== run A ==
==> flow/design.v (excerpt) <==
module ddr2_test
	(
	input  wire          clk,
	input  wire          reset,
	input  wire          writes_en,
	input  wire          reads_en,
	input  wire          calib_done, 
	output reg           ib_re,
	input  wire [31:0]   ib_data,
	input  wire [7:0]    ib_count,  
	input  wire          ib_valid,
	input  wire          ib_empty,
	output reg           ob_we,
	output reg  [31:0]   ob_data,
	input  wire [9:0]    ob_count,
	output reg           p0_rd_en_o, 
	input  wire          p0_rd_empty,
	input  wire [31:0]   p0_rd_data,
	input  wire          p0_cmd_full,
	output reg           p0_cmd_en,
	output reg  [2:0]    p0_cmd_instr,
	output reg  [29:0]   p0_cmd_byte_addr,
	output wire [5:0]    p0_cmd_bl_o, 
	input  wire          p0_wr_full,
	output reg           p0_wr_en,
	output reg  [31:0]   p0_wr_data,
	output wire [3:0]    p0_wr_mask,
	output reg [26:0]		MEMORY_COUNT  
	);
For scale: roughly 8700 µm² of cells after synthesis.
Settings: LEC_CHECK=0, ABC_AREA=1, CAP_MARGIN=20, CORE_MARGIN=2, CORE_UTILIZATION=66, PLACE_DENSITY=0.6, SETUP_SLACK_MARGIN=0.54, SLEW_MARGIN=20, TNS_END_PERCENT=5; clock period 2.44 ns.
run.sh (not shown) runs the stock make flow with config.mk's settings and CLKGATE_MAP_FILE=.
Run A: no failed stages, no open violations at the end
Here is what was changed in the inputs of run B compared with run A.
# run A
export LEC_CHECK = 0
export ABC_AREA = 1
export CAP_MARGIN = 20
export CORE_MARGIN = 2
export CORE_UTILIZATION = 66
export PLACE_DENSITY = 0.6
export SETUP_SLACK_MARGIN = 0.54
export SLEW_MARGIN = 20
export TNS_END_PERCENT = 5
create_clock -name core_clock -period 2.44 [get_ports {clk}]
# run B
export LEC_CHECK = 0
export CAP_MARGIN = 20
export CORE_MARGIN = 2
export CORE_UTILIZATION = 40
export PLACE_DENSITY = 0.6
export SLEW_MARGIN = 20
create_clock -name core_clock -period 3.0 [get_ports {clk}]
Per the comparison of run B with run A, clock-buffer cell count went down by 1, xor-xnor portion of the synthesized cell area went up by 5.9 points, post-synth design cell area went down by 430 µm², post-placement worst setup slack went up by 300 ps.
The lower worst endpoint data arrival time came out of run A.
Of the two values seen for capture point of the worst path, MEMORY_COUNT[23] was produced by run B and MEMORY_COUNT[19] by run A.
Of run B and run A, run B shows the lower Yosys chip area, with run A above it.
> inputs changed (run B -> run C)
# run B
export LEC_CHECK = 0
export CAP_MARGIN = 20
export CORE_MARGIN = 2
export CORE_UTILIZATION = 40
export PLACE_DENSITY = 0.6
export SLEW_MARGIN = 20
create_clock -name core_clock -period 3.0 [get_ports {clk}]
# run C
export LEC_CHECK = 0
export CAP_MARGIN = 20
export CELL_PAD_IN_SITES_GLOBAL_PLACEMENT = 0
export CORE_ASPECT_RATIO = 0.5
export CORE_MARGIN = 9
export CORE_UTILIZATION = 40
export CTS_CLUSTER_DIAMETER = 340
export CTS_CLUSTER_SIZE = 71
export GPL_TIMING_DRIVEN = 0
export PLACE_DENSITY = 0.35
export SETUP_SLACK_MARGIN = -0.22
export SLEW_MARGIN = 20
export TNS_END_PERCENT = 5
create_clock -name core_clock -period 3.0 [get_ports {clk}]
==> results <==
Changes observed in run C relative to run B: detailed-routed wire length on met2 climbed 26%; instance count on the critical path barely changed; post-placement cell count climbed 52; worst setup slack dropped 110 ps.
Run C was carried through to the last stage, and its layout satisfied the timing, design-rule and antenna checks.
Input-level comparison between run D and run C:
# run C
export LEC_CHECK = 0
export CAP_MARGIN = 20
export CELL_PAD_IN_SITES_GLOBAL_PLACEMENT = 0
export CORE_ASPECT_RATIO = 0.5
export CORE_MARGIN = 9
export CORE_UTILIZATION = 40
export CTS_CLUSTER_DIAMETER = 340
export CTS_CLUSTER_SIZE = 71
export GPL_TIMING_DRIVEN = 0
export PLACE_DENSITY = 0.35
export SETUP_SLACK_MARGIN = -0.22
export SLEW_MARGIN = 20
export TNS_END_PERCENT = 5
create_clock -name core_clock -period 3.0 [get_ports {clk}]
# run D
export LEC_CHECK = 0
export CAP_MARGIN = 20
export CORE_MARGIN = 2
export CORE_UTILIZATION = 40
export CTS_CLUSTER_DIAMETER = 156
export GPL_ROUTABILITY_DRIVEN = 0
export PLACE_DENSITY = 0.6
export SLEW_MARGIN = 20
create_clock -name core_clock -period 3.0 [get_ports {clk}]
[summary]
- No stage failed in run D, and the final checks on the layout all came back clean.
- The lower sum of internal, switching and leakage power came out of run C.
- Run comparison: run D uppermost layer routed met4; run C uppermost layer routed met5
- Run D ends up with a combinational power share that is 0.9 points lower than in run C.
- Relative to run C, the peak per-stage delay on the critical path of run D is higher by 160 ps.
- Of run D and run C, it is run D that has the lower post-detailed-route wirelength per cell.
Relative to run D, the following input files were edited for run E:
# run D
export LEC_CHECK = 0
export CAP_MARGIN = 20
export CORE_MARGIN = 2
export CORE_UTILIZATION = 40
export CTS_CLUSTER_DIAMETER = 156
export GPL_ROUTABILITY_DRIVEN = 0
export PLACE_DENSITY = 0.6
export SLEW_MARGIN = 20
create_clock -name core_clock -period 3.0 [get_ports {clk}]
# run E
export LEC_CHECK = 0
export CAP_MARGIN = 20
export CELL_PAD_IN_SITES_GLOBAL_PLACEMENT = 1
export CORE_ASPECT_RATIO = 0.5
export CORE_MARGIN = 3
export CORE_UTILIZATION = 40
export CTS_CLUSTER_DIAMETER = 340
export CTS_CLUSTER_SIZE = 71
export PLACE_DENSITY = 0.35
export SETUP_SLACK_MARGIN = -0.22
export SLEW_MARGIN = 20
export TNS_END_PERCENT = 5
create_clock -name core_clock -period 3.0 [get_ports {clk}]
[summary]
Run E vs run D, sequential share of layout area went up by 0.20 points.
[compare] base=run D new=run E: total routing usage reported by global routing went up by 1.9 points; growth of design area from synthesis to finish went down; switching share of total power shows a reduction of 0.78 points.
Of run D and run E, the lower die area belongs to run D.
In terms of part of the total power dissipated in combinational logic, run E and run D differ only marginally.
met1 track demand over resource came out higher on run E than on run D.
Power and IR drop assume default switching activity.
